==> flow/design.v <==
module Fifo_Datapath (
    input  logic        clk,
    input  logic        rst,
    input  logic        wc_en,       
    input  logic        rc_en,       
    input  logic [31:0] Data_in,
    output logic [31:0] Data_out,
    output logic        full,
    output logic        fifo_empty
);
    logic [3:0] w_addr;
    logic [3:0] r_addr;
    logic [31:0] Memory [15:0];
    logic [4:0] count;  
    always_ff @(posedge clk or posedge rst) begin
        if (rst)
            w_addr <= 0;
        else if (wc_en && !full)
            w_addr <= w_addr + 1;
    end
    always_ff @(posedge clk or posedge rst) begin
        if (rst) 
            r_addr <= 0;
        else if (rc_en && !fifo_empty)
            r_addr <= r_addr + 1;
    end
    always_ff @(posedge clk) begin
        if (wc_en && !full)
            Memory[w_addr] <= Data_in;
    end
    always_comb begin
        Data_out = (rst || fifo_empty)? 0: Memory[r_addr];
    end
    always_ff @(posedge clk or posedge rst) begin
        if (rst)
            count <= 0;
        else begin
            case ({wc_en && !full, rc_en && !fifo_empty})
                2'b10: count <= count + 1;  
                2'b01: count <= count - 1;  
                default: count <= count;    
            endcase
        end
    end
    assign full       = (count == 15);
    assign fifo_empty = (count == 0);
endmodule
module channel_ctrl(
    input  logic       clk,
    input  logic       rst,
    input  logic       channel_en,
    input  logic       readyIn,
    input  logic       fifo_full,
    input  logic       fifo_empty,
    input  logic       bsz,
    input  logic       tslb,
    input  logic       tsz,
    input  logic [1:0] M_HResp,
    output logic       irq,
    output logic [1:0] HTrans,
    output logic       write,
    output logic       b_sel, d_sel, t_sel, s_sel, h_sel,
    output logic       d_en, s_en, ts_en, burst_en, count_en, sz_en,
    output logic       rd_en, wr_en,
    output logic       trigger
);
    typedef enum logic [2:0] {
        DISABLED      = 3'b000,
        ENABLED       = 3'b001,
        READ_WAIT     = 3'b010,
        HOLD_READ     = 3'b011,
        WRITE_WAIT    = 3'b100,
        HOLD_WRITE    = 3'b101
    } state_t;
    localparam IDLE     = 2'b00;
    localparam BUSY     = 2'b01;
    localparam NON_SEQ  = 2'b10;
    localparam SEQ      = 2'b11;
    state_t current_state, next_state;
    always_ff @(posedge clk or posedge rst) begin
        if (rst)
            current_state <= DISABLED;
        else
            current_state <= next_state;
    end
    always_comb begin
        case (current_state)
            DISABLED: begin
                next_state = (channel_en) ? ENABLED : DISABLED;
            end
            ENABLED: begin
                next_state = tsz ? DISABLED : READ_WAIT;
            end
            READ_WAIT: begin
                if (!readyIn)
                    next_state = READ_WAIT;
                else if (!channel_en && readyIn) 
                    next_state = HOLD_READ;
                else if (channel_en && readyIn && !bsz && !M_HResp)
                    next_state = READ_WAIT;
                else if (channel_en && readyIn && bsz && (M_HResp == 0))
                    next_state = WRITE_WAIT;
                else
                    next_state = READ_WAIT;
            end
            HOLD_READ: begin
                if (channel_en && bsz) begin
                    next_state = WRITE_WAIT;
                end else if (channel_en && !bsz) begin
                    next_state = READ_WAIT;
                end else begin
                    next_state = HOLD_READ;
                end
            end
            WRITE_WAIT: begin
                if (!readyIn)
                    next_state = WRITE_WAIT;
                else if (channel_en && tsz && bsz)
                    next_state = DISABLED;
                else if (!channel_en && readyIn)
                    next_state = HOLD_WRITE; 
                else if (channel_en && readyIn && !bsz && (M_HResp == 0))
                    next_state = WRITE_WAIT; 
                else if (channel_en && readyIn && bsz && (M_HResp == 0))
                    next_state = READ_WAIT;
                else
                    next_state = WRITE_WAIT;
            end
            HOLD_WRITE: begin
                if (channel_en && !bsz) begin
                    next_state = WRITE_WAIT;
                end else if (channel_en && bsz) begin
                    if (tsz)
                        next_state = DISABLED;
                    else 
                        next_state = READ_WAIT;
                end else begin
                    next_state = HOLD_WRITE;
                end
            end
            default: next_state = current_state;
        endcase
    end
    always_comb begin
        irq       = 0;
        b_sel     = 0;
        d_sel     = 0;
        t_sel     = 0;
        s_sel     = 0;
        h_sel     = 0;
        d_en      = 0;
        s_en      = 0;
        ts_en     = 0;
        burst_en  = 0;
        count_en  = 0;
        sz_en     = 0;
        rd_en     = 0;
        wr_en     = 0;
        trigger   = 0;
        write     = 0;
        HTrans    = IDLE;
        case (current_state)
            DISABLED: begin
                if (channel_en) begin
                    t_sel     = 1;
                    d_sel     = 1;
                    s_sel     = 1;
                    burst_en  = 1;
                    s_en      = 1;
                    d_en      = 1;
                    sz_en     = 1;
                    ts_en     = 1;
                    HTrans    = IDLE;
                end
            end
            ENABLED: begin
                if (tsz) begin
                    irq = 1;
                end else if (channel_en) begin
                    write = 0;
                    count_en  = 1;
                    s_en = 1;
                    HTrans    = NON_SEQ;
                end
            end
            READ_WAIT: begin
                if (!readyIn && bsz) begin
                    write     = 0;
                    HTrans    = BUSY;
                    h_sel = 1;
                end else if (!readyIn && !bsz) begin
                    write = 0;
                    HTrans = BUSY;
                end else if (!channel_en && readyIn) begin
                    wr_en = 1;
                    HTrans = IDLE;
                end else if (channel_en && readyIn && (M_HResp == 0) && !bsz)  begin
                    write     = 0;
                    wr_en     = 1;
                    count_en  = 1;
                    s_en      = 1;
                    HTrans    = SEQ;
                end else if (channel_en && bsz && (M_HResp == 0) && readyIn)  begin
                    wr_en = 1;
                    ts_en = 1;
                    count_en = 1;
                    write    = 1;
                    h_sel    = 1;
                    d_en     = 1;
                    HTrans    = NON_SEQ;
                end
            end
            HOLD_READ: begin
                if (channel_en && !bsz) begin
                    count_en = 1;
                    s_en     = 1;
                    HTrans   = SEQ;
                end else if (channel_en && bsz) begin
                    ts_en = 1;
                    write = 1;
                    h_sel = 1;
                    d_en = 1;
                    count_en = 1;
                    HTrans = NON_SEQ;
                end else
                    HTrans = IDLE;
            end
            WRITE_WAIT: begin
                if (!readyIn && bsz) begin
                    write     = 1;
                    HTrans    = BUSY;
                    h_sel = 0;
                    trigger = 1;
                end else if (!readyIn && !bsz) begin
                    h_sel = 1;
                    trigger = 1;
                    HTrans = BUSY;
                    write = 1;
                end else if (!channel_en && readyIn) begin
                    rd_en = 1;
                    trigger = 1;
                    HTrans = IDLE;
                end else if (channel_en && tsz && bsz) begin
                    irq = 1;
                    rd_en = 1;
                    trigger = 1;
                    HTrans = IDLE;
                end else if (channel_en && readyIn && (M_HResp == 0) && !bsz) begin
                    h_sel = 1;
                    write = 1;
                    trigger = 1;
                    rd_en = 1;
                    d_en      =  1;
                    count_en  = 1;
                    HTrans    = SEQ;
                end
                else if (channel_en && readyIn && (M_HResp == 0) && !tslb && bsz) begin
                    h_sel = 0;
                    write = 0;
                    count_en  = 1;
                    s_en = 1;
                    trigger = 1;
                    rd_en = 1;
                    HTrans    = NON_SEQ;
                end else if (channel_en && readyIn && (M_HResp == 0) && tslb && bsz) begin
                    burst_en = 1;
                    b_sel = 1;
                    write = 0;
                    count_en  = 1;
                    s_en = 1;
                    h_sel = 0;
                    trigger = 1;
                    rd_en = 1;
                    HTrans    = NON_SEQ;
                end
            end
            HOLD_WRITE: begin
                if (channel_en && !bsz) begin
                    h_sel = 1;
                    write = 1;
                    d_en = 1;
                    count_en = 1;
                    HTrans = SEQ;
                end else if (channel_en && bsz) begin
                    if (tsz) begin
                        irq = 1;
                        HTrans = IDLE;
                    end else if (tslb) begin
                        burst_en = 1;
                        b_sel   = 1;
                        count_en = 1;
                        s_en = 1;
                        HTrans = NON_SEQ;
                    end else if (!tslb) begin
                        count_en = 1;
                        s_en = 1;
                        HTrans = NON_SEQ;
                    end
            end
        end
        endcase
    end
endmodule
module Dmac_Channel_Datapath (
    input  logic        clk,
    input  logic        rst,
    input  logic        s_sel,
    input  logic        d_sel,
    input  logic        b_sel,
    input  logic        t_sel,
    input  logic        s_en,
    input  logic        d_en,
    input  logic        ts_en,
    input  logic        sz_en,
    input  logic        burst_en,
    input  logic        count_en,
    input  logic        h_sel,
    input  logic        wr_en,
    input  logic        rd_en,
    input  logic        trigger,
    input  logic [31:0] S_Address,
    input  logic [31:0] D_Address,
    input  logic [31:0] T_Size,
    input  logic [31:0] B_Size,
    input  logic [31:0] R_Data,
    input  logic [1:0]  HSize,
    output logic        bs0,
    output logic        tslb,
    output logic        ts0,
    output logic        fifo_full,
    output logic        fifo_empty,
    output logic [31:0] MAddress,
    output logic [31:0] MWData,
    output logic [3:0]  MWStrb
);
    logic [31:0] Src_Addr, Dst_Addr, Transfer_Size, Burst_Size;
    logic [31:0] Incr_Src_Addr;
    logic [31:0] Incr_Dst_Addr;
    logic [31:0] Dec_Transfer_Size;
    always_comb begin
        Incr_Src_Addr      = Src_Addr + 32'd4;
        Incr_Dst_Addr      = Dst_Addr + 32'd4;
        Dec_Transfer_Size  = Transfer_Size - Burst_Size;
    end
    always_ff @(posedge clk or posedge rst) begin
        if (rst) begin
            Src_Addr <= 32'b0;
        end
        else if (s_en)
            Src_Addr <= s_sel ? S_Address : Incr_Src_Addr;
    end
    always_ff @(posedge clk or posedge rst) begin
        if (rst) begin
            Dst_Addr <= 32'b0;
        end
        else if (d_en)
            Dst_Addr <= d_sel ? D_Address : Incr_Dst_Addr;
    end
    always_ff @(posedge clk or posedge rst) begin
        if (rst) begin
            Transfer_Size <= 32'b0;
        end
        else if (ts_en)
            Transfer_Size <= t_sel ? T_Size : Dec_Transfer_Size;
    end
    always_ff @(posedge clk or posedge rst) begin
        if (rst) begin
            Burst_Size <= 32'b0;
        end
        else if (burst_en)
            Burst_Size <= (B_Size == 0)? 1: (b_sel ? 1 : B_Size);
    end
    assign tslb = (Transfer_Size < B_Size);
    logic [31:0] Decrement_Counter;
    logic [31:0] Decremented_Value;
    always_comb begin
        Decremented_Value = Decrement_Counter - 1;
    end
    always_ff @(posedge clk or posedge rst) begin
        if (rst)
            Decrement_Counter <= 32'b0;
        else if (count_en)
            Decrement_Counter <= (Decrement_Counter == 0) ? ((tslb) ? 0: Burst_Size-1)  : Decremented_Value;
    end
    assign MAddress = h_sel ? (Dst_Addr) : (Src_Addr);
    logic [31:0] fifo_out;
    Fifo_Datapath fifo_inst (
        .clk        (clk),
        .rst        (rst),
        .wc_en      (wr_en),
        .rc_en      (rd_en),
        .Data_in    (R_Data),
        .Data_out   (fifo_out),
        .full       (fifo_full),
        .fifo_empty (fifo_empty)
    );
    logic [1:0] HSize_Reg;
    always_ff @(posedge clk or posedge rst) begin
        if (rst) begin
            HSize_Reg <= 0;
        end
        else if (sz_en) begin
            HSize_Reg <= HSize;
        end
    end
    always_comb begin
        if (trigger) begin
            MWData = fifo_out;  
            case (HSize)
                2'b00: begin   
                    case (Src_Addr[1:0])
                        2'b00: MWStrb = 4'b0001;
                        2'b01: MWStrb = 4'b0010;
                        2'b10: MWStrb = 4'b0100;
                        2'b11: MWStrb = 4'b1000;
                        default: MWStrb = 4'b0000;
                    endcase
                end
                2'b01: begin   
                    case (Src_Addr[1:0])
                        2'b00: MWStrb = 4'b0011;  
                        2'b10: MWStrb = 4'b1100;
                        default: MWStrb = 4'b0000;
                    endcase
                end
                2'b10: MWStrb = 4'b1111;   
                default: MWStrb = 4'b0000;
            endcase
        end else begin
            MWData  = 32'b0;
            MWStrb  = 4'b0000;
        end
    end
    assign bs0 = (Decrement_Counter == 0);
    assign ts0 = (Transfer_Size == 0);
endmodule
module Dmac_Channel (
    input  logic        clk,
    input  logic        rst,
    input  logic        channel_en,
    input  logic        readyIn,
    input  logic [1:0]  M_HResp,
    input  logic [31:0] S_Address,
    input  logic [31:0] D_Address,
    input  logic [31:0] T_Size,
    input  logic [31:0] B_Size,
    input  logic [31:0] R_Data,
    input  logic [1:0]  HSize,
    output logic        irq,
    output logic        write,
    output logic [1:0]  HTrans,
    output logic [31:0] MAddress,
    output logic [31:0] MWData,
    output logic  [3:0] MWStrb
);
    logic s_sel, d_sel, b_sel, t_sel;
    logic s_en, d_en, ts_en, burst_en, count_en, sz_en;
    logic h_sel, rd_en, wr_en;
    logic fifo_full, fifo_empty;
    logic trigger;
    logic bs0, tslb, ts0;
    Dmac_Channel_Datapath datapath_inst (
        .clk         (clk),
        .rst         (rst),
        .s_sel       (s_sel),
        .d_sel       (d_sel),
        .b_sel       (b_sel),
        .t_sel       (t_sel),
        .s_en        (s_en),
        .d_en        (d_en),
        .ts_en       (ts_en),
        .sz_en       (sz_en),
        .burst_en    (burst_en),
        .count_en    (count_en),
        .h_sel       (h_sel),
        .wr_en       (wr_en),
        .rd_en       (rd_en),
        .trigger     (trigger),
        .S_Address   (S_Address),
        .D_Address   (D_Address),
        .T_Size      (T_Size),
        .B_Size      (B_Size),
        .R_Data      (R_Data),
        .HSize       (HSize),
        .bs0         (bs0),
        .tslb        (tslb),
        .ts0         (ts0),
        .fifo_full   (fifo_full),
        .fifo_empty  (fifo_empty),
        .MAddress    (MAddress),
        .MWData      (MWData),
        .MWStrb      (MWStrb)
    );
    channel_ctrl controller_inst (
        .clk         (clk),
        .rst         (rst),
        .channel_en  (channel_en),
        .readyIn     (readyIn),
        .fifo_full   (fifo_full),
        .fifo_empty  (fifo_empty),
        .bsz         (bs0),
        .tslb        (tslb),
        .tsz         (ts0),
        .M_HResp     (M_HResp),
        .irq         (irq),
        .HTrans      (HTrans),
        .write       (write),
        .b_sel       (b_sel),
        .d_sel       (d_sel),
        .t_sel       (t_sel),
        .s_sel       (s_sel),
        .h_sel       (h_sel),
        .d_en        (d_en),
        .s_en        (s_en),
        .ts_en       (ts_en),
        .sz_en       (sz_en),
        .burst_en    (burst_en),
        .count_en    (count_en),
        .rd_en       (rd_en),
        .wr_en       (wr_en),
        .trigger     (trigger)
    );
endmodule
module Dmac_Main_Ctrl(
    input  logic clk,
    input  logic rst,
    input  logic [1:0] DmacReq,
    input  logic con_new_sel,
    input  logic irq,
    input  logic Bus_Grant,
    input  logic C_config,
    output logic con_sel,
    output logic Bus_Req,
    output logic HReadyOut,
    output logic [1:0] S_HResp,
    output logic Interrupt,
    output logic con_en,
    output logic Channel_en_1, Channel_en_2,
    output logic hold,
    output logic [1:0] ReqAck
);
    typedef enum logic [1:0] {
        IDLE     = 2'b00,
        MSB_REQ  = 2'b01,
        LSB_REQ  = 2'b10,
        WAIT     = 2'b11
    } state_t;
    state_t current_state, next_state;
    always_ff @(posedge clk or posedge rst) begin
        if (rst)
            current_state <= IDLE;
        else
            current_state <= next_state;
    end
    always_comb begin
        hold         = 0;
        Bus_Req      = 0;
        Interrupt    = 0;
        con_en       = 0;
        con_sel      = 0;
        HReadyOut    = 0;
        ReqAck       = 2'b00;
        S_HResp      = 2'b00;
        next_state   = current_state;   
        case (current_state)
            IDLE: begin
                if (DmacReq[1] == 1'b1) begin
                    hold     = 1;
                    Bus_Req  = 1;
                    next_state = MSB_REQ;
                end else if (DmacReq == 2'b01) begin
                    hold     = 1;
                    Bus_Req  = 1;
                    next_state = LSB_REQ;
                end
            end
            MSB_REQ: begin
                if (!irq && ({C_config, Bus_Grant} == 2'b11)) begin
                    con_en       = 0;
                    con_sel      = 0;
                    ReqAck       = 2'b10;
                    next_state   = WAIT;
                end else if (irq && ({C_config, Bus_Grant} == 2'b11)) begin
                    Interrupt  = 1;
                    con_sel = 1;
                    next_state = IDLE;
                end else
                    Bus_Req = 1;
            end
            LSB_REQ: begin
                if (!irq && ({C_config, Bus_Grant} == 2'b11)) begin
                    con_en       = 1;
                    con_sel      = 1;
                    ReqAck       = 2'b01;
                    next_state   = WAIT;
                end else if (irq && ({C_config, Bus_Grant} == 2'b11)) begin
                    Interrupt  = 1;
                    con_sel = 1;
                    next_state = IDLE;
                end else
                    Bus_Req = 1;
            end
            WAIT: begin
                if (({Bus_Grant, con_new_sel} == 2'b00)) begin
                    next_state = MSB_REQ;
                    Bus_Req    = 1;
                end else if (({Bus_Grant, con_new_sel} == 2'b01)) begin
                    next_state = LSB_REQ;
                    Bus_Req    = 1;
                    con_sel    = 1;
                end else
                 if (!irq && !con_new_sel) begin
                    con_sel    = 0;
                    con_en     = 1;
                    next_state = WAIT;
                end else if (!irq && con_new_sel) begin
                    con_sel    = 1;
                    con_en     = 1;
                    next_state = WAIT;
                end else if (irq && ({Bus_Grant, con_new_sel} == 2'b10)) begin
                    Interrupt  = 1;
                    con_sel = con_new_sel;
                    next_state = IDLE;
                end else if (irq && ({Bus_Grant, con_new_sel} == 2'b11)) begin
                    Interrupt  = 1;
                    con_sel = con_new_sel;
                    next_state = IDLE;
                end
            end
        endcase
    end
    always_comb begin
        Channel_en_1 = 0;
        Channel_en_2 = 0;
        case (current_state)
            MSB_REQ: Channel_en_1 = C_config && Bus_Grant;
            LSB_REQ: Channel_en_2 = C_config && Bus_Grant;
            WAIT: begin
                Channel_en_1 = Bus_Grant && !con_new_sel;
                Channel_en_2 = Bus_Grant && con_new_sel;
            end
            default: ;
        endcase
    end
endmodule
module Dmac_Main_Datapath(
    input logic clk,
    input logic rst,
    input logic write,
    input logic HSel,
    input logic [1:0] STrans,  
    input logic channel_en_1,
    input logic channel_en_2,
    input logic [31:0] HWData,
    input logic [31:0] HAddr,
    input logic [31:0] MRData,
    input logic HReady,
    input logic [1:0] M_HResp,
    input logic con_en,
    input logic con_sel,
    output logic C_config,
    output logic irq,
    output logic con_new_sel,
    output logic [31:0] MAddress,
    output logic [31:0] MWData,
    output logic [3:0] MBurst_Size,
    output logic MWrite,
    output logic [3:0] MWStrb,
    output logic [1:0] MTrans
);
logic dmac_selected;
logic [3:0] decoded_address;
logic [31:0] Size_Reg, SAddr_Reg, DAddr_Reg, Ctrl_Reg;
logic [31:0] latched_address;
logic latched_write, latched_sel;
logic [1:0] latched_STrans;
assign  dmac_selected = latched_write && latched_STrans[1] && latched_sel;
assign decoded_address = latched_address[5:2];
assign C_config = Ctrl_Reg[16];
always_ff @( posedge clk ) begin
    if (rst) begin
        latched_address <= 32'b0;
        latched_write <= 0;
        latched_STrans <= 2'b0;
        latched_sel <= 0;
    end else begin
        latched_address <= HAddr;
        latched_STrans <= STrans;
        latched_sel <= HSel;
        latched_write <= write;
    end
end
always_ff @(posedge clk or posedge rst) begin
    if (rst) begin
        Size_Reg <= 32'b0;
        SAddr_Reg <= 32'b0;
        DAddr_Reg <= 32'b0;
        Ctrl_Reg <= 32'b0;
    end
    else if (irq)
        Ctrl_Reg <= 32'b0;
    else if (dmac_selected) begin
        case (decoded_address)
            4'b0000: Size_Reg <=  HWData;
            4'b0001: SAddr_Reg <= HWData;
            4'b0010: DAddr_Reg <= HWData;
            4'b0011: Ctrl_Reg <=  HWData;
            default: ;
        endcase
    end
end
logic irq_1;
logic write_1;
logic [1:0]  MTrans_1;
logic [31:0] MAddress_1;
logic [31:0] MWData_1;
logic [3:0] MWStrb_1;
Dmac_Channel channel_1 (
    .clk(clk),
    .rst(rst),
    .channel_en(channel_en_1),
    .readyIn(HReady),
    .M_HResp(M_HResp),
    .S_Address(SAddr_Reg),
    .D_Address(DAddr_Reg),
    .T_Size(Size_Reg),
    .B_Size({{28{1'b0}}, {Ctrl_Reg[3:0]}}),
    .R_Data(MRData),
    .HSize(Ctrl_Reg[5:4]),
    .irq(irq_1),
    .write(write_1),
    .HTrans(MTrans_1),
    .MAddress(MAddress_1),
    .MWData(MWData_1),
    .MWStrb(MWStrb_1)
);
logic irq_2;
logic write_2;
logic [1:0]  MTrans_2;
logic [31:0] MAddress_2;
logic [31:0] MWData_2;
logic [3:0] MWStrb_2;
Dmac_Channel channel_2 (
    .clk(clk),
    .rst(rst),
    .channel_en(channel_en_2),
    .readyIn(HReady),
    .M_HResp(M_HResp),
    .S_Address(SAddr_Reg),
    .D_Address(DAddr_Reg),
    .T_Size(Size_Reg),
    .B_Size({{28{1'b0}}, {Ctrl_Reg[3:0]}}) ,
    .R_Data(MRData),
    .HSize(Ctrl_Reg[5:4]),
    .irq(irq_2),
    .write(write_2),
    .HTrans(MTrans_2),
    .MAddress(MAddress_2),
    .MWData(MWData_2),
    .MWStrb(MWStrb_2)
);
assign MAddress = con_sel? MAddress_2 : MAddress_1;
assign MWData = con_sel? MWData_2 : MWData_1;
assign MTrans = con_sel? MTrans_2 : MTrans_1;
assign MBurst_Size = Ctrl_Reg[3:0];
assign MWrite = con_sel? write_2 : write_1;
assign irq = irq_1 || irq_2; 
assign MWStrb = con_sel? MWStrb_2 : MWStrb_1;
always_ff @(posedge clk or posedge rst) begin
    if (rst) begin
        con_new_sel <= 0;
    end
    else if (con_en) begin
        con_new_sel <= con_sel;
    end
end
endmodule
module Dmac_Top (
    input  logic        clk,
    input  logic        rst,
    input  logic        write,
    input  logic        HSel,
    input  logic [1:0]  STrans,
    input  logic [31:0] HWData,
    input  logic [31:0] HAddr,
    input  logic [31:0] MRData,
    input  logic        HReady,
    input  logic [1:0]  M_HResp,
    output logic HReadyOut,
    output logic [1:0] S_HResp,
    input  logic [1:0]  DmacReq,      
    input  logic        Bus_Grant,   
    output logic [31:0] MAddress,
    output logic [31:0] MWData,
    output logic [3:0]  MBurst_Size,
    output logic        MWrite,
    output logic [1:0]  MTrans,
    output logic [3:0]  MWStrb,
    output logic        Bus_Req,
    output logic        Interrupt,
    output logic [1:0]  ReqAck
);
    logic con_sel, con_en, irq, con_new_sel, C_config;
    logic hold;
    logic channel_en_1, channel_en_2;
    Dmac_Main_Datapath datapath_inst (
        .clk            (clk),
        .rst            (rst),
        .write          (write),
        .HSel           (HSel),
        .STrans         (STrans),
        .channel_en_1   (channel_en_1),
        .channel_en_2   (channel_en_2),
        .HWData         (HWData),
        .HAddr          (HAddr),
        .MRData         (MRData),
        .HReady         (HReady),
        .M_HResp          (M_HResp),
        .con_en         (con_en),
        .con_sel        (con_sel),
        .C_config       (C_config),
        .irq            (irq),
        .con_new_sel    (con_new_sel),
        .MAddress       (MAddress),
        .MWData         (MWData),
        .MBurst_Size    (MBurst_Size),
        .MWrite         (MWrite),
        .MTrans         (MTrans),
        .MWStrb         (MWStrb)
    );
    Dmac_Main_Ctrl controller_inst (
        .clk            (clk),
        .rst            (rst),
        .DmacReq        (DmacReq),
        .con_new_sel    (con_new_sel),
        .irq            (irq),
        .Bus_Grant      (Bus_Grant),
        .C_config       (C_config),
        .con_sel        (con_sel),
        .HReadyOut      (HReadyOut),
        .S_HResp          (S_HResp),
        .Bus_Req        (Bus_Req),
        .Interrupt      (Interrupt),
        .con_en         (con_en),
        .Channel_en_1   (channel_en_1),
        .Channel_en_2   (channel_en_2),
        .hold           (hold),
        .ReqAck         (ReqAck)
    );
endmodule
==> flow/constraint.sdc <==
create_clock -name core_clock -period 4.77 [get_ports {clk}]
set_input_delay 0.9540 -clock core_clock [delete_from_list [all_inputs] [get_ports {clk}]]
set_output_delay 0.9540 -clock core_clock [all_outputs]
set_load 0.01 [all_outputs]
==> flow/run.sh <==
#!/bin/bash
# the make line also repeats each setting of config.mk as NAME=value (left out here)
make -C /OpenROAD-flow-scripts/flow DESIGN_CONFIG=/design/flow/config.mk WORK_HOME=/design/flow/orfs CLKGATE_MAP_FILE= finish
==> flow/config.mk <==
export PLATFORM = sky130hd
export DESIGN_NAME = Dmac_Top
export DESIGN_NICKNAME = Dmac_Top
export VERILOG_FILES = /design/flow/design.v
export SDC_FILE = /design/flow/constraint.sdc
export NUM_CORES = 4
export LEC_CHECK = 0
export CAP_MARGIN = 15
export CORE_MARGIN = 2
export CORE_UTILIZATION = 72
export CTS_CLUSTER_SIZE = 58
export PLACE_DENSITY_LB_ADDON = 0.0
export SETUP_SLACK_MARGIN = 1.36
export SLEW_MARGIN = 20
export TNS_END_PERCENT = 40
==> CHANGELOG.md, run 1 <==
## Implementation

- Status: finished with violations
- Violated checks: negative setup slack
- CP max-delay cell: a22oi_1
- WL per Instance: 36.9 um
- Synth logic family: multiplexers
- Vias after detailed routing: 45184
- Synth Warn #: 5
- Fin cells: 5915
- Clock root cell: clkbuf_16
- Pwr top: registers
- Tool Warnings: 71
- Hold_buf cts: 0
- Syn Area/Cell: 14.6 um^2
- Hold Fails Final Rpt: 0
- Fp_density: 72.5%
- Top post-synthesis cells by count: edfxtp_1, dfrtp_1, o21ai_0
- Final tally of setup violations: 34
- Worst reg2reg endpoint: datapath_inst.SAddr_Reg[25]$_DFFE_PP0P_
- Peak VDD IR: 447 uV
- Reg-to-reg slack, setup: 560 ps
- Post-Place Cells: 5544
- Clock network power share: 44.3%
- Mux area share: 13.6%
- Pleak: 26.5 nW
- Iter 0 DRT Violations: 8637
- Worst-Margin Slew: 1270 ps
- Setup slack after layout: -508 ps
- GR Overflow Total: 0
- Cells in synth_stat.txt: 4300
- Vias in the first global route: 43371
- Crit path DRT: 3820 ps
- DRC Markers: 0
- Nets@finish: 4802
- Drt first pass iters: 7
- Yosys top cell by area: edfxtp_1
- Worst setup path endpoint: MWData[15]
- Worst hold path type: reg2reg
- Critical-path cell list: buf_12, mux2_2, o21ai_0, a21oi_1, a22oi_1, a211oi_4, a31o_2, buf_6
- Largest net degree at the start of global routing: 138
- Reg2reg path depth: 21
- TritonCTS clock tree: yes
- Synthesis-to-finish area growth: 17.8%
- Post-DRT Antenna Nets: 0
- Flop pwr share: 51.5%
- Most frequent cell after synthesis: edfxtp_1
- Max-slew violations: 0
- Seq group: 13.7 mW
- Comb power frac: 4.2%
- Hold depth: 2
- Dpl hpwl: 102000 um
- Seq cells post-synth: 1441
- Die x size: 299 um
- Most common flop cell mapped by yosys: edfxtp_1
- Internal Power: 20.4 mW
- Min Tclk post-route: 5280 ps
- I/O pin total: 190
- Adder-Cell Fraction of Synth Area: 0.964%
- Setup CP Type: reg2out
- Die height: 299 um
- Max FO, Critical Path: 37
- Fmax: 0.189 GHz
- Core box area: 0.0866 mm^2
- Tcrit/Tclk final: 111%
- Critical path data arrival time: 4320 ps
- Total length of routed wires: 218000 um
- Clock Sinks: 1441
- Vias/cell: 7.64
- Synth Area in XOR/XNOR: 1.92%
- PwrDens: 359 mW/mm^2
- Clock slew at reported path FFs: 70 ps
- Area reported by Yosys stat: 0.0628 mm^2
- Crit path buffers/inverters: 2
- Synth unique cells: 90
- Syn Inst Count: 4300
- Initial antenna violation count: 8
- Relative slew slack: 14.8%
- Post-synth EDFFs: 1024
- Yosys aoi share: 8.60%
- Post-Synth Simple-Gate Area: 7.19%
- Total net switching power: 6.14 mW
- Comb pwr: 1.13 mW
- Stages on the worst setup path: 8
- RSZ-0062 raised after global routing: yes
- Row count: 108
- Asr flop ratio synth: 28.5%
- Critical Path End Type: output pin
- Clk latency late pin: 810 ps
- Share of the synthesized area in the top cell type: 49.0%
- CTS H-tree depth: 4
- Net Sw Frac: 23.1%
- P_clk: 11.8 mW
- Number of port buffers: 157
- Dpl ws: -144 ps
- Cell Area, Synth: 0.0628 mm^2
- Chip area: 0.0896 mm^2
- Largest delay share family, worst path: AND-OR/OR-AND gates
- Number of CTS-inserted buffers: 143
- Seq/Total Area, Yosys: 65.5%
- Final Skew: 46.9 ps
- Startpoint types: flip-flop
- CTS max path bufs: 3
- Cell area leaders: edfxtp_1, dfrtp_1, mux4_2
- Placer Congestion: 0.933
- CP max stage delay: 850 ps
- First-pass GRT wire length: 297000 um
- # Max-Cap Violations: 0
- Total GRT Usage: 46.3%
==> layer usage <==
| layer | routed length, um | vias to the layer above | global-route usage, % |
|---|---|---|---|
| li1 | - | 17330 | - |
| met5 | 60 | - | 0 |
| met2 | 99700 | 4627 | 72.4 |
| met1 | 65300 | 21830 | 56.9 |
| met3 | 31200 | 1391 | 12.8 |
| met4 | 21700 | 6 | 32.0 |
==> metrics by stage <==
step / hold slack, ps / util, % / TNS, ps / total power [mW] / instance area, um^2
2_1_floorplan: 446 / - / -770750 / 14.5 / 62800
3_3_place_gp: 462 / 77.3 / -317 / 14.9 / 67000
3_5_place_dp: 468 / 77.3 / -1800 / 14.9 / 67000
4_1_cts: 482 / 84.5 / 0 / 26.2 / 73200
5_1_grt: 507 / 85.4 / -3730 / 26.9 / 74000
6_report: 484 / 85.4 / -2590 / 26.6 / 74000
==> what timing repair did <==
item / in CTS / in global routing
cloned: 14 / 4
gates resized: 504 / 125
buffers inserted: 54 / 42
pin swaps: 38 / 30
endpoints found under the setup margin: 222 / 398
==> layout make-up <==
| cell class | count | area (um^2) |
|---|---|---|
| sequential | 1441 | 41200 |
| multi-input combinational | 2539 | 21600 |
| fill | 3731 | 12600 |
| timing repair buffer | 455 | 4900 |
| clock buffer | 178 | 3860 |
| tap | 1155 | 1450 |
| clock inverter | 74 | 757 |
| inverter | 68 | 264 |
| antenna | 5 | 12.5 |
==> run 2: changes to the inputs <==
- CAP_MARGIN: 15 -> 20
- CELL_PAD_IN_SITES_DETAIL_PLACEMENT: unset -> 2
- CORE_MARGIN: 2 -> 3
- CORE_UTILIZATION: 72 -> 16
- CTS_CLUSTER_DIAMETER: unset -> 203
- CTS_CLUSTER_SIZE: 58 -> unset
- MIN_ROUTING_LAYER: unset -> met2
- PLACE_DENSITY: unset -> 0.77
- PLACE_DENSITY_LB_ADDON: 0.0 -> unset
- SETUP_SLACK_MARGIN: 1.36 -> 0.69
- TNS_END_PERCENT: 40 -> 5
- clock period: 4.77 -> 6.8 ns (I/O delays scaled with it)
==> run 2 against run 1 <==
Net effect:
- the run now fails in global routing (5_1_grt)
- die size increased to 4.5 times the previous value
- area after synthesis stayed put
- synthesized cell count unchanged
==> CHANGELOG.md, run 2 <==
### Implementation results

- Status: did not finish
- Exit stage: global routing (5_1_grt)
- Err: [ERROR GRT-0232] Routing congestion too high. Check the congestion heatmap in the GUI.
- Post-Synth Simple-Gate Area: 7.19%
- Number of port buffers: 157
- Clock Sinks: 1441
- Seq/Total Area, Yosys: 65.5%
- Syn Area/Cell: 14.6 um^2
- Fp_density: 16.1%
- Placer Congestion: 0.890
- Asr flop ratio synth: 28.5%
- CTS max path bufs: 4
- Die x size: 633 um
- Cell Area, Synth: 0.0628 mm^2
- Dpl hpwl: 172000 um
- GR Overflow Total: 15
- Dpl ws: 177 ps
- Clock root cell: clkbuf_16
- Synth Area in XOR/XNOR: 1.92%
- Synth Warn #: 5
- CTS H-tree depth: 4
- Share of the synthesized area in the top cell type: 49.0%
- Synth unique cells: 90
- Cell area leaders: edfxtp_1, dfrtp_1, mux4_2
- Total GRT Usage: 23.5%
- Post-synth EDFFs: 1024
- Row count: 229
- Core box area: 0.390 mm^2
- Syn Inst Count: 4300
- Yosys top cell by area: edfxtp_1
- Area reported by Yosys stat: 0.0628 mm^2
- Most common flop cell mapped by yosys: edfxtp_1
- Hold_buf cts: 0
- Yosys aoi share: 8.60%
- Number of CTS-inserted buffers: 164
- Cells in synth_stat.txt: 4300
- Seq cells post-synth: 1441
- Top post-synthesis cells by count: edfxtp_1, dfrtp_1, o21ai_0
- Mux area share: 13.6%
- Adder-Cell Fraction of Synth Area: 0.964%
- I/O pin total: 190
- Chip area: 0.400 mm^2
- Synth logic family: multiplexers
- Most frequent cell after synthesis: edfxtp_1
- Die height: 633 um
## run 2: what timing repair did
| action | 4_1_cts |
|---|---|
| setup endpoints to repair | 72 |
| pin swaps | 8 |
| gates cloned | 1 |
| setup buffers | 13 |
| gates resized | 44 |
## run 2: per-stage QoR
step / instance area (um^2) / cells
after floorplan: 62800 / 4302
after global placement: 71000 / 9516
after detailed placement: 71000 / 9518
after CTS: 76600 / 9815
## run 2: layer usage
layer | overflow | GRT usage (%)
met5 | 2 | 11.6
met4 | 3 | 12.7
met3 | 9 | 26.4
met2 | 1 | 27.5
met1 | - | -
==> run 3: changes to the inputs <==
- CELL_PAD_IN_SITES_DETAIL_PLACEMENT: 2 -> unset
- CORE_MARGIN: 3 -> 2
- CORE_UTILIZATION: 16 -> 72
- CTS_CLUSTER_DIAMETER: 203 -> unset
- CTS_CLUSTER_SIZE: unset -> 48
- MAX_ROUTING_LAYER: unset -> met4
- MIN_ROUTING_LAYER: met2 -> unset
- PLACE_DENSITY: 0.77 -> 0.65
- SETUP_SLACK_MARGIN: 0.69 -> unset
- TNS_END_PERCENT: 5 -> unset
- clock period: 6.8 -> 5.63 ns (I/O delays scaled with it)
==> run 3 against run 2 <==
Net effect:
- die size decreased by 78%
- now clean on timing, DRC and antenna
- synthesized cell count unchanged
- area after synthesis unchanged
==> CHANGELOG.md, run 3 <==
## Implementation

- Reg2reg path depth: 18
- PwrDens: 309 mW/mm^2
- Relative slew slack: 17.6%
- Row count: 108
- Largest delay share family, worst path: simple AND/OR/NAND/NOR gates
- Gr busiest metal: met2
- Comb pwr: 0.838 mW
- Worst setup path endpoint: MWData[13]
- CTS max path bufs: 3
- Total net switching power: 4.74 mW
- First-pass GRT wire length: 262000 um
- Minimum hold slack: 479 ps
- Met3 Use GR: 7.89%
- Pleak: 25.2 nW
- Seq/Total Area, Yosys: 65.5%
- Clock Sinks: 1441
- Total length of routed wires: 177000 um
- Syn Inst Count: 4300
- Cells in synth_stat.txt: 4300
- TritonCTS clock tree: yes
- Iter 0 DRT Violations: 6001
- Fillers: 4273
- Largest net degree at the start of global routing: 177
- Initial antenna violation count: 7
- Seq group: 11.6 mW
- CP max stage delay: 630 ps
- Nets@finish: 4643
- Hold_buf cts: 0
- Startpoint types: flip-flop
- Syn Area/Cell: 14.6 um^2
- Peak VDD IR: 359 uV
- Synthesis-to-finish area growth: 13.2%
- Total power: 21.9 mW
- GR Overflow Total: 0
- Fp_density: 72.5%
- Crit path buffers/inverters: 2
- Setup CP Type: reg2out
- Chip area: 0.0896 mm^2
- CTS H-tree depth: 4
- Hold depth: 2
- Asr flop ratio synth: 28.5%
- Die height: 299 um
- Cell Area, Synth: 0.0628 mm^2
- DRC Markers: 0
- Synth Area in XOR/XNOR: 1.92%
- Hold Fails Final Rpt: 0
- Area reported by Yosys stat: 0.0628 mm^2
- Core box area: 0.0866 mm^2
- Vias/cell: 7.13
- Tool Warnings: 78
- Yosys top cell by area: edfxtp_1
- # Max-Cap Violations: 0
- Number of port buffers: 157
- Synth unique cells: 90
- Reg-to-reg slack, setup: 1400 ps
- Clk latency late pin: 780 ps
- Seq cells post-synth: 1441
- Cell area leaders: edfxtp_1, dfrtp_1, mux4_2
- Dpl hpwl: 98800 um
- Worst-Margin Slew: 1230 ps
- Max FO, Critical Path: 21
- Met2 Use GR: 65.0%
- Post-Synth Simple-Gate Area: 7.19%
- Share of the synthesized area in the top cell type: 49.0%
- Tcrit/Tclk final: 99.1%
- Status: timing/DRC/antenna clean
- Vias in the first global route: 40746
- Crit path DRT: 4500 ps
- Total GRT Usage: 41.3%
- Pwr top: registers
- Die x size: 299 um
- Min Tclk post-route: 5580 ps
- Placer Congestion: 0.916
- RSZ-0062 raised after global routing: yes
- Post-synth EDFFs: 1024
- Vias after detailed routing: 41057
- Mux area share: 13.6%
- Critical path data arrival time: 4450 ps
- Flop pwr share: 52.8%
- Synth Warn #: 5
- Adder-Cell Fraction of Synth Area: 0.964%
- Internal Power: 17.2 mW
- GR Util met1: 51.8%
- I/O pin total: 190
- Top post-synthesis cells by count: edfxtp_1, dfrtp_1, o21ai_0
- Net Sw Frac: 21.6%
- Stages on the worst setup path: 9
- CP max-delay cell: clkdlybuf4s50_1
- Synth logic family: multiplexers
- Comb power frac: 3.8%
- Clock slew at reported path FFs: 60 ps
- Worst hold path type: reg2reg
- Max-slew violations: 0
- Most frequent cell after synthesis: edfxtp_1
- Drt first pass iters: 6
- Post-DRT Antenna Nets: 0
- Most common flop cell mapped by yosys: edfxtp_1
- Final Skew: 29.1 ps
- Final tally of setup violations: 0
- Yosys aoi share: 8.60%
- Number of CTS-inserted buffers: 143
- Critical-path cell list: or4_4, nor4_4, and3_1, a21oi_1, a211o_4, buf_4, a211oi_1, a31o_2, clkdlybuf4s50_1
- Clock root cell: clkbuf_16
- P_clk: 9.51 mW
- WL per Instance: 30.7 um
- Clock network power share: 43.3%
- Critical Path End Type: output pin
- Fmax: 0.179 GHz
[run 3: cell type report]
cell class	count	area [um^2]	share of cell area, %
inverters	68	262	0.368
flip-flops and latches	1441	41200	57.9
repair buffers	299	2950	4.14
clock buffers	191	3970	5.58
well taps	1155	1450	2.03
clock inverters	64	636	0.894
diodes	7	17.5	0.0246
multi-input cells	2536	20600	29.0
[run 3: what timing repair did]
| item | 4_1_cts | 5_1_grt |
|---|---|---|
| resized | 7 | 17 |
| pin swaps | 2 | 2 |
| setup buffers | 2 | 2 |
| endpoints found under the setup margin | 28 | 64 |
| gates cloned | 0 | 1 |
[run 3: per-layer routing]
| layer | vias to the layer above | part of all wire (%) |
|---|---|---|
| li1 | 17021 | - |
| met1 | 20388 | 34 |
| met2 | 2993 | 49 |
| met3 | 655 | 11 |
| met4 | 0 | 5.7 |
| met5 | - | 0 |
[run 3: through the flow]
step                      cells  TNS (ps)  setup WS [ps]  cell area, um^2  util, %
final                      5761         0           49.7            71100     82.0
after global routing       5760     -39.9          -20.0            71100     82.0
after global placement     5490         0            363            66300     76.5
after CTS                  5747         0          0.454            70900     81.9
after floorplan            4302   -489220          -1200            62800        -
after detailed placement   5490         0            328            66300     76.5
==> run 4: changes to the inputs <==
- CORE_UTILIZATION: 72 -> 16
- CTS_CLUSTER_DIAMETER: unset -> 135
- CTS_CLUSTER_SIZE: 48 -> unset
- MAX_ROUTING_LAYER: met4 -> unset
- PLACE_DENSITY: 0.65 -> 0.77
- clock period: 5.63 -> 4.09 ns (I/O delays scaled with it)
==> run 4 against run 3 <==
Net effect:
- now fails the layout checks on negative setup slack
- cell area increased by 11%
- sequential share of layout area fell by 5.8 points
- via count is 0.46% lower
- first-iteration DRC count is 22% lower
- sequential power grew 37%
- register-to-register slack worse by 1100 ps
- flip-flop count unchanged
- non-clock buffer count rose by 214
- synthesized cell count unchanged
- utilization shrank 62 points
==> CHANGELOG.md, run 4 <==
## Implementation

- Post-synth EDFFs: 1024
- Total length of routed wires: 193000 um
- GR Overflow Total: 0
- Relative slew slack: 28.0%
- Net Sw Frac: 21.4%
- Highest routed layer: met5
- Mux area share: 13.6%
- Cells in synth_stat.txt: 4300
- Synthesis-to-finish area growth: 25.8%
- Number of port buffers: 157
- Total negative slack: -22460 ps
- Seq group: 15.9 mW
- Largest delay share family, worst path: simple AND/OR/NAND/NOR gates
- Synth logic family: multiplexers
- I/O pin total: 190
- Post-DRT Antenna Nets: 0
- Comb power frac: 4.1%
- Met3 wire length: 17600 um
- Clock root cell: clkbuf_16
- Initial antenna violation count: 27
- Top post-synthesis cells by count: edfxtp_1, dfrtp_1, o21ai_0
- Syn Inst Count: 4300
- Asr flop ratio synth: 28.5%
- CTS H-tree depth: 4
- Fmax: 0.218 GHz
- Die x size: 631 um
- Clock Sinks: 1441
- Worst-Margin Slew: 1080 ps
- Min Tclk post-route: 4580 ps
- Reg-to-reg slack, setup: 300 ps
- Core box area: 0.392 mm^2
- Fin cells: 10038
- Critical Path End Type: output pin
- Yosys top cell by area: edfxtp_1
- DRC Markers: 0
- P_clk: 13.5 mW
- Chip area: 0.398 mm^2
- CP max-delay cell: or4_4
- Clock slew at reported path FFs: 60 ps
- Setup slack after layout: -489 ps
- Pleak: 26.6 nW
- Peak VDD IR: 407 uV
- Dpl hpwl: 130000 um
- Most frequent cell after synthesis: edfxtp_1
- Placer Congestion: 0.853
- Final Skew: 151 ps
- Most common flop cell mapped by yosys: edfxtp_1
- Vias after detailed routing: 40868
- Iter 0 DRT Violations: 4653
- Area reported by Yosys stat: 0.0628 mm^2
- Hold depth: 2
- Status: finished with violations
- Hold_buf cts: 0
- M1 WL: 74100 um
- Die height: 631 um
- Total GRT Usage: 9.30%
- Post-Place Cells: 9747
- Adder-Cell Fraction of Synth Area: 0.964%
- RSZ-0062 raised after global routing: yes
- Cell area leaders: edfxtp_1, dfrtp_1, mux4_2
- Routed wl met2: 94600 um
- Startpoint types: flip-flop
- Violated checks: negative setup slack
- Reg2reg path depth: 16
- Post-Synth Simple-Gate Area: 7.19%
- CP max stage delay: 570 ps
- Max-slew violations: 0
- Internal Power: 24.1 mW
- HP Start: datapath_inst.DAddr_Reg[1]$_DFFE_PP0P_
- Synth Warn #: 5
- Comb pwr: 1.25 mW
- Seq/Total Area, Yosys: 65.5%
- CTS max path bufs: 4
- Cell Area, Synth: 0.0628 mm^2
- Nets@finish: 4863
- Row count: 230
- Final tally of setup violations: 71
- Crit path buffers/inverters: 3
- PwrDens: 388 mW/mm^2
- Total net switching power: 6.55 mW
- Setup CP Type: reg2out
- Max FO, Critical Path: 32
- Vias/cell: 4.07
- Flop pwr share: 52.0%
- Number of CTS-inserted buffers: 149
- Worst hold path type: reg2reg
- Vias in the first global route: 40212
- Synth Area in XOR/XNOR: 1.92%
- Critical path data arrival time: 3760 ps
- Final core occ: 20.2%
- Tcrit/Tclk final: 112%
- Dpl ws: -711 ps
- Pwr top: registers
- Syn Area/Cell: 14.6 um^2
- Largest net degree at the start of global routing: 129
- Share of the synthesized area in the top cell type: 49.0%
- Fp_density: 16.0%
- Minimum hold slack: 426 ps
- # Max-Cap Violations: 0
- Clock network power share: 43.9%
- Hold Fails Final Rpt: 0
- TritonCTS clock tree: yes
- Critical-path cell list: or4_4, nor4_4, buf_4, and3_4, a21oi_2, a211o_2, buf_12, a211oi_2, a31o_2, clkdlybuf4s15_1
- Stages on the worst setup path: 10
- Clk latency late pin: 880 ps
- Crit path DRT: 3270 ps
- Seq cells post-synth: 1441
- First-pass GRT wire length: 278000 um
- Drt first pass iters: 7
- Tool Warnings: 68
- Worst setup path endpoint: MWData[3]
- WL per Instance: 19.2 um
- Synth unique cells: 90
- Yosys aoi share: 8.60%
==> run 4: area by class of cell <==
class | instances | area (um^2)
multi-input combinational | 2536 | 21100
antenna | 7 | 17.5
timing repair buffer | 513 | 5230
clock inverter | 61 | 697
clock buffer | 192 | 4000
sequential | 1441 | 41200
inverter | 68 | 263
tap | 5220 | 6530
fill | 41045 | 313000
==> run 4: per-layer routing <==
layer / global-route usage [%] / up-vias
met2: 15.8 / 2044
met3: 2.39 / 433
met4: 3.12 / 18
met1: 11.4 / 20877
li1: - / 17496
met5: 0 / -
==> run 4: what timing repair did <==
item,4_1_cts,5_1_grt
resized,348,48
setup buffers,15,12
pin swaps,21,14
gates cloned,3,1
setup endpoints to repair,78,74
==> run 4: stage by stage <==
stage	total power [mW]	area [um^2]
3_5_place_dp	17.5	73500
2_1_floorplan	16.9	62800
4_1_cts	30.9	78900
5_1_grt	31.5	79000
3_3_place_gp	17.5	73500
6_report	30.7	79000
==> run 5: changes to the inputs <==
- CORE_UTILIZATION: 16 -> 61
- CTS_CLUSTER_DIAMETER: 135 -> unset
- PLACE_DENSITY: 0.77 -> 0.6
- clock period: 4.09 -> 4.82 ns (I/O delays scaled with it)
==> run 5 against run 4 <==
Net effect:
- the run now finishes clean
- worst setup slack better by 540 ps
- non-clock buffer count is 134 lower
- wire length is 16% lower
- critical path depth is 1 higher
- synthesized cell count stayed put
- sequential power is 14% lower
- hold slack better by 57 ps
- register-to-register slack better by 650 ps
- cell area is 8.3% lower
- area after synthesis stayed put
- sequential share of layout area is 4.7 points higher
- largest power group unchanged
- highest routed layer is now met4
==> CHANGELOG.md, run 5 <==
## Implementation

- Status: timing/DRC/antenna clean
- Seq group: 13.6 mW
- Yosys top cell by area: edfxtp_1
- Total length of routed wires: 163000 um
- Minimum hold slack: 483 ps
- Nets@finish: 4728
- Fmax: 0.210 GHz
- Flop pwr share: 52.6%
- Row count: 117
- CTS H-tree depth: 4
- Cell Area, Synth: 0.0628 mm^2
- Post-Synth Simple-Gate Area: 7.19%
- Crit path buffers/inverters: 4
- Number of CTS-inserted buffers: 148
- Largest delay share family, worst path: simple AND/OR/NAND/NOR gates
- Total net switching power: 5.54 mW
- Post-DRT Antenna Nets: 0
- Final tally of setup violations: 0
- Clock network power share: 43.6%
- Pleak: 25.9 nW
- Largest net degree at the start of global routing: 138
- Routed wl met2: 80900 um
- Iter 0 DRT Violations: 4338
- Comb power frac: 3.7%
- Max-slew violations: 0
- Fp_density: 61.6%
- Chip area: 0.106 mm^2
- GR Overflow Total: 0
- # Max-Cap Violations: 0
- Clock Sinks: 1441
- Stages on the worst setup path: 11
- Clock root cell: clkbuf_16
- CTS max path bufs: 3
- Drt first pass iters: 5
- Critical Path End Type: output pin
- Adder-Cell Fraction of Synth Area: 0.964%
- Core box area: 0.102 mm^2
- M1 WL: 65800 um
- Seq cells post-synth: 1441
- Synth logic family: multiplexers
- Seq/Total Area, Yosys: 65.5%
- Number of port buffers: 157
- Highest routed layer: met4
- Internal Power: 20.2 mW
- Vias in the first global route: 38357
- Worst-Margin Slew: 1120 ps
- DRC Markers: 0
- RSZ-0062 raised after global routing: yes
- Post-Place Cells: 5762
- Met3 wire length: 10900 um
- Initial antenna violation count: 4
- Relative slew slack: 25.4%
- Crit path DRT: 3860 ps
- Startpoint types: flip-flop
- WL per Instance: 26.8 um
- Pwr top: registers
- CP max-delay cell: or4_4
- Net Sw Frac: 21.5%
- Comb pwr: 0.966 mW
- Clock slew at reported path FFs: 60 ps
- First-pass GRT wire length: 245000 um
- Cells in synth_stat.txt: 4300
- P_clk: 11.2 mW
- Synthesis-to-finish area growth: 15.3%
- TritonCTS clock tree: yes
- Final Skew: 29.4 ps
- Synth Area in XOR/XNOR: 1.92%
- Most common flop cell mapped by yosys: edfxtp_1
- Most frequent cell after synthesis: edfxtp_1
- Clk latency late pin: 770 ps
- Hold Fails Final Rpt: 0
- Area reported by Yosys stat: 0.0628 mm^2
- Reg2reg path depth: 16
- Asr flop ratio synth: 28.5%
- Syn Inst Count: 4300
- Dpl hpwl: 101000 um
- Vias/cell: 6.43
- I/O pin total: 190
- Worst setup path endpoint: MWData[6]
- Hold depth: 1
- Critical-path cell list: or4_4, nor4_4, buf_4, nand4_1, o22ai_2, a41oi_4, buf_12, buf_16, a211oi_2, a31o_2, buf_2
- CP max stage delay: 580 ps
- Top post-synthesis cells by count: edfxtp_1, dfrtp_1, o21ai_0
- Worst hold path type: reg2reg
- Synth Warn #: 5
- Yosys aoi share: 8.60%
- Share of the synthesized area in the top cell type: 49.0%
- Syn Area/Cell: 14.6 um^2
- Max FO, Critical Path: 19
- Fin cells: 6065
- Min Tclk post-route: 4760 ps
- Critical path data arrival time: 3800 ps
- Tcrit/Tclk final: 98.9%
- Die height: 325 um
- Cell area leaders: edfxtp_1, dfrtp_1, mux4_2
- Synth unique cells: 90
- Tool Warnings: 71
- Total GRT Usage: 31.1%
- PwrDens: 356 mW/mm^2
- Post-synth EDFFs: 1024
- Setup CP Type: reg2out
- Die x size: 325 um
- Peak VDD IR: 385 uV
- Reg-to-reg slack, setup: 950 ps
- Placer Congestion: 0.901
- Mux area share: 13.6%
- Vias after detailed routing: 38971
run 5: layout make-up:
type,count,area [um^2]
diodes,3,7.51
clock buffers,186,3940
clock inverters,84,835
fillers,6869,29500
inverters,68,263
multi-input cells,2536,20900
flip-flops and latches,1441,41200
well taps,1368,1710
repair buffers,379,3570
run 5: layer usage:
metal  track usage [%]  vias up
li1                  -    17214
met1              42.6    20011
met2              51.7     1463
met3              4.91      283
met4              10.1        0
met5                 0        -
run 5: what timing repair did:
action,in CTS,in global routing
setup buffers,19,9
gates resized,194,118
setup endpoints to repair,72,66
cloned,2,1
pin swaps,13,12
hold buffers,0,0
run 5: per-stage QoR:
step                      setup slack (ps)  setup TNS (ps)  total power, mW  instance area [um^2]  utilization (%)
after floorplan                      -1850         -754050             14.3                 62800                -
after global placement                -158           -2350             14.8                 67200             65.9
after detailed placement              -176           -3060             14.8                 67200             65.9
after CTS                            -85.7            -105             25.9                 72300             71.0
after global routing                 -66.9            -160             26.5                 72400             71.1
final                                 55.0               0             25.8                 72400             71.1
==> run 6: changes to the inputs <==
- CORE_MARGIN: 2 -> 8
- CORE_UTILIZATION: 61 -> 64
- PLACE_DENSITY: 0.6 -> unset
- PLACE_DENSITY_LB_ADDON: unset -> 0.15
- SETUP_SLACK_MARGIN: unset -> 2.98
- clock period: 4.82 -> 12.0 ns (I/O delays scaled with it)
==> run 6 against run 5 <==
Net effect:
- utilization increased by 0.87 points
- clock-buffer cell count grew 7
- combinational power is 62% lower
- still clean on timing, DRC and antenna
- die size grew 2.7%
- synthesized cell count stayed put
- clock skew shrank 8.3 ps
- hold slack improved by 5.3 ps
- flip-flop count unchanged
- via count fell by 0.34%
- sequential share of layout area up 1.6 points
==> CHANGELOG.md, run 6 <==
## Implementation

- Status: timing/DRC/antenna clean
- Total length of routed wires: 160000 um
- Worst setup path endpoint: MAddress[31]
- CP max-delay cell: clkdlybuf4s50_1
- Yosys aoi share: 8.60%
- Relative slew slack: 22.6%
- Worst hold path type: reg2reg
- PwrDens: 145 mW/mm^2
- Post-Synth Simple-Gate Area: 7.19%
- Clock Sinks: 1441
- Seq cells post-synth: 1441
- Max FO, Critical Path: 32
- Total net switching power: 2.21 mW
- Adder-Cell Fraction of Synth Area: 0.964%
- Hold depth: 2
- Crit path DRT: 9600 ps
- Stages on the worst setup path: 8
- GR Overflow Total: 0
- RSZ-0062 raised after global routing: no
- Seq/Total Area, Yosys: 65.5%
- CP max stage delay: 940 ps
- Clock slew at reported path FFs: 50 ps
- Reg area: 0.0412 mm^2
- Syn Inst Count: 4300
- Synthesis-to-finish area growth: 12.1%
- Final Skew: 21.1 ps
- Synth Area in XOR/XNOR: 1.92%
- Post-DRT Antenna Nets: 0
- TritonCTS clock tree: yes
- Cells in synth_stat.txt: 4300
- Cell Area, Synth: 0.0628 mm^2
- Tool Warnings: 71
- Critical-path cell list: clkdlybuf4s50_1, nor4bb_1, o221ai_1, a31oi_4, buf_4, mux2i_1, mux2i_1, clkdlybuf4s50_1
- Max-slew violations: 0
- Die x size: 329 um
- Setup CP Type: in2out
- Flop pwr share: 53.3%
- Vias after detailed routing: 38839
- Reg-to-reg slack, setup: 7260 ps
- Vias/cell: 6.65
- Comb pwr: 0.370 mW
- Combinational Area: 0.0205 mm^2
- Placer Congestion: 0.874
- Vias in the first global route: 38388
- Total negative slack: 0 ps
- I/O pin total: 190
- Largest net degree at the start of global routing: 157
- Critical path data arrival time: 6200 ps
- WL per Instance: 27.5 um
- # Max-Cap Violations: 0
- Startpoint types: primary input
- Number of port buffers: 157
- Worst-Margin Slew: 1160 ps
- Yosys top cell by area: edfxtp_1
- Dpl ws: 3230 ps
- P_clk: 4.40 mW
- Synth Warn #: 5
- CTS H-tree depth: 4
- Reg2reg path depth: 15
- Setup slack after layout: 3400 ps
- Net Sw Frac: 21.7%
- Fillers: 6261
- Post-synth EDFFs: 1024
- Largest delay share family, worst path: buffers and inverters
- Critical Path Start: HReady
- Most common flop cell mapped by yosys: edfxtp_1
- CTS max path bufs: 3
- Fmax: 0.116 GHz
- Hold_buf cts: 0
- Dpl hpwl: 91400 um
- Chip area: 0.108 mm^2
- Seq group: 5.44 mW
- Nets@finish: 4586
- Clk latency late pin: 770 ps
- Row count: 115
- Final tally of setup violations: 0
- Area reported by Yosys stat: 0.0628 mm^2
- Internal Power: 7.99 mW
- Pwr top: registers
- Hold Fails Final Rpt: 0
- First-pass GRT wire length: 240000 um
- Synth unique cells: 90
- Top post-synthesis cells by count: edfxtp_1, dfrtp_1, o21ai_0
- Cell area leaders: edfxtp_1, dfrtp_1, mux4_2
- Comb power frac: 3.6%
- Critical Path End Type: output pin
- Min Tclk post-route: 8600 ps
- Total GRT Usage: 29.5%
- Share of the synthesized area in the top cell type: 49.0%
- Number of CTS-inserted buffers: 147
- Crit path buffers/inverters: 3
- Synth logic family: multiplexers
- Iter 0 DRT Violations: 4307
- DRC Markers: 0
- Peak VDD IR: 171 uV
- Clock network power share: 43.1%
- Tcrit/Tclk final: 71.7%
- Core box area: 0.0978 mm^2
- Initial antenna violation count: 7
- Clock root cell: clkbuf_16
- Asr flop ratio synth: 28.5%
- Drt first pass iters: 8
- Die height: 329 um
- Pleak: 24.7 nW
- Most frequent cell after synthesis: edfxtp_1
- Fp_density: 64.2%
- Syn Area/Cell: 14.6 um^2
- Mux area share: 13.6%
==> run 6: cell type report <==
| type | instances | share of cell area, % |
|---|---|---|
| repair buffers | 238 | 3.15 |
| diodes | 5 | 0.0178 |
| inverters | 68 | 0.371 |
| well taps | 1287 | 2.29 |
| multi-input cells | 2536 | 29.2 |
| clock buffers | 193 | 5.61 |
| flip-flops and latches | 1441 | 58.5 |
| clock inverters | 70 | 0.901 |
==> run 6: per-layer routing <==
metal / vias up / part of all wire (%) / global-route usage [%]
met5: - / 0.0075 / 0
met4: 2 / 3.7 / 11.7
met3: 359 / 7.5 / 4.96
met2: 1817 / 51 / 49.9
met1: 19686 / 38 / 38.3
li1: 16975 / - / -
==> run 6: stage by stage <==
stage                     hold WS, ps  area [um^2]  utilization [%]  std cells  power (mW)
after global placement            463        65800             67.2       5569        5.90
final                             488        70400             71.9       5838        10.2
after floorplan                   446        62800                -       4302        5.75
after CTS                         488        70400             71.9       5832        10.3
after detailed placement          473        65800             67.2       5569        5.91
after global routing              507        70400             71.9       5836        10.5
==> run 6: repair_timing <==
action | in CTS | in global routing
endpoints found under the setup margin | 0 | 22
resized | 0 | 1
setup buffers | 0 | 0
hold endpoints to repair | 0 | 0
==> run 7: changes to the inputs <==
- CAP_MARGIN: 20 -> 15
- CORE_ASPECT_RATIO: unset -> 0.71
- CORE_MARGIN: 8 -> 2
- CORE_UTILIZATION: 64 -> 72
- CTS_CLUSTER_SIZE: unset -> 58
- PLACE_DENSITY_LB_ADDON: 0.15 -> 0.0
- SETUP_SLACK_MARGIN: 2.98 -> 0.41
- clock period: 12.0 -> 4.77 ns (I/O delays scaled with it)
==> run 7 against run 6 <==
Net effect:
- the layout now fails its checks (negative setup slack)
- sequential share of layout area shrank 2.0 points
- critical path depth increased by 5
- utilization rose by 12 points
- clock power rose by 150%
- hold slack is essentially flat
- worst setup slack worse by 3400 ps
- combinational power increased to 2.9 times the previous value
- clock-buffer cell count decreased by 19
- largest cell class unchanged
==> CHANGELOG.md, run 7 <==
## Implementation

- Iter 0 DRT Violations: 7839
- RSZ-0062 raised after global routing: yes
- Comb pwr: 1.08 mW
- Fmax: 0.210 GHz
- Post-Synth Simple-Gate Area: 7.19%
- Synth Warn #: 5
- Largest delay share family, worst path: buffers and inverters
- Min Tclk post-route: 4770 ps
- Die x size: 355 um
- Comb power frac: 4.2%
- I/O pin total: 190
- Reg area: 0.0412 mm^2
- Total net switching power: 5.57 mW
- Worst setup path endpoint: MWData[26]
- Cell Area, Synth: 0.0628 mm^2
- CP max-delay cell: dfrtp_1
- Most frequent cell after synthesis: edfxtp_1
- Clock network power share: 42.2%
- Core box area: 0.0866 mm^2
- Tcrit/Tclk final: 100%
- Number of port buffers: 157
- Yosys aoi share: 8.60%
- Clk latency late pin: 770 ps
- Peak VDD IR: 411 uV
- Clock root cell: clkbuf_16
- Dpl ws: -120 ps
- Violated checks: negative setup slack
- Share of the synthesized area in the top cell type: 49.0%
- Initial antenna violation count: 6
- Total length of routed wires: 193000 um
- Combinational Area: 0.0214 mm^2
- Reg2reg path depth: 17
- Die height: 253 um
- Stages on the worst setup path: 13
- Adder-Cell Fraction of Synth Area: 0.964%
- Asr flop ratio synth: 28.5%
- Row count: 91
- Yosys top cell by area: edfxtp_1
- Worst-Margin Slew: 1240 ps
- Flop pwr share: 53.6%
- Synth Area in XOR/XNOR: 1.92%
- Fp_density: 72.5%
- PwrDens: 350 mW/mm^2
- Cells in synth_stat.txt: 4300
- Pwr top: registers
- Post-DRT Antenna Nets: 0
- Top post-synthesis cells by count: edfxtp_1, dfrtp_1, o21ai_0
- Chip area: 0.0896 mm^2
- CTS H-tree depth: 4
- P_clk: 10.8 mW
- Seq group: 13.7 mW
- WL per Instance: 33.0 um
- Syn Area/Cell: 14.6 um^2
- Internal Power: 20.0 mW
- Post-synth EDFFs: 1024
- Reg-to-reg slack, setup: 810 ps
- # Max-Cap Violations: 0
- Tool Warnings: 74
- Final Skew: 35.1 ps
- Vias in the first global route: 41882
- Final core occ: 84.1%
- Clock slew at reported path FFs: 60 ps
- Vias after detailed routing: 42958
- Vias/cell: 7.33
- GR Overflow Total: 0
- Relative slew slack: 17.3%
- Area reported by Yosys stat: 0.0628 mm^2
- Final tally of setup violations: 1
- Seq cells post-synth: 1441
- Mux area share: 13.6%
- TritonCTS clock tree: yes
- Worst hold path type: reg2reg
- Fin cells: 5861
- Pleak: 26.1 nW
- Clock Sinks: 1441
- Post-Place Cells: 5560
- Synth unique cells: 90
- Placer Congestion: 0.970
- Crit path buffers/inverters: 6
- Net Sw Frac: 21.8%
- Critical Path End Type: output pin
- Cell area leaders: edfxtp_1, dfrtp_1, mux4_2
- Setup slack after layout: -2.34 ps
- Largest net degree at the start of global routing: 138
- Max FO, Critical Path: 9
- Hold depth: 2
- Synthesis-to-finish area growth: 16.1%
- Dpl hpwl: 107000 um
- Critical path data arrival time: 3820 ps
- Status: finished with violations
- Crit path DRT: 3820 ps
- Setup CP Type: reg2out
- Most common flop cell mapped by yosys: edfxtp_1
- Synth logic family: multiplexers
- Total GRT Usage: 43.3%
- CP max stage delay: 470 ps
- Syn Inst Count: 4300
- DRC Markers: 0
- Startpoint types: flip-flop
- Nets@finish: 4747
- Seq/Total Area, Yosys: 65.5%
- Number of CTS-inserted buffers: 132
- CTS max path bufs: 3
- Fillers: 4041
- Drt first pass iters: 6
- Critical-path cell list: nor4_2, buf_4, and2_1, buf_4, nand3_1, o22ai_2, a41oi_4, buf_12, buf_16, buf_16, a211oi_4, a31o_2, buf_6
- Max-slew violations: 0
- First-pass GRT wire length: 280000 um
- Hold Fails Final Rpt: 0
-- run 7: metrics by stage --
stage	hold WS [ps]	setup TNS, ps	area [um^2]	power, mW
2_1_floorplan	446	-770750	62800	14.5
3_3_place_gp	461	-485	67000	14.9
3_5_place_dp	473	-1290	67000	14.9
4_1_cts	481	0	72500	25.5
5_1_grt	509	-185	72900	26.0
6_report	488	-2.34	72900	25.5
-- run 7: final cells by class --
class | count | share of cell area (%)
diodes | 4 | 0.0137
clock buffers | 174 | 4.92
clock inverters | 62 | 0.937
inverters | 68 | 0.359
multi-input cells | 2536 | 29.3
flip-flops and latches | 1441 | 56.5
well taps | 1162 | 1.99
repair buffers | 414 | 5.99
-- run 7: per-layer routing --
metal / share of wire (%) / global-route usage, % / vias up
li1: - / - / 17241
met1: 35 / 61.0 / 21187
met2: 44 / 62.6 / 3853
met5: 0.039 / 0 / -
met3: 16 / 14.8 / 665
met4: 4.6 / 18.3 / 12
-- run 7: timing repair --
action / in CTS / in global routing
setup buffers: 34 / 12
gates resized: 446 / 68
endpoints found under the setup margin: 74 / 74
gates cloned: 10 / 5
pin swaps: 42 / 23
hold buffers: 0 / 0
No activity file was given, so power comes from the tool's default toggle rates.
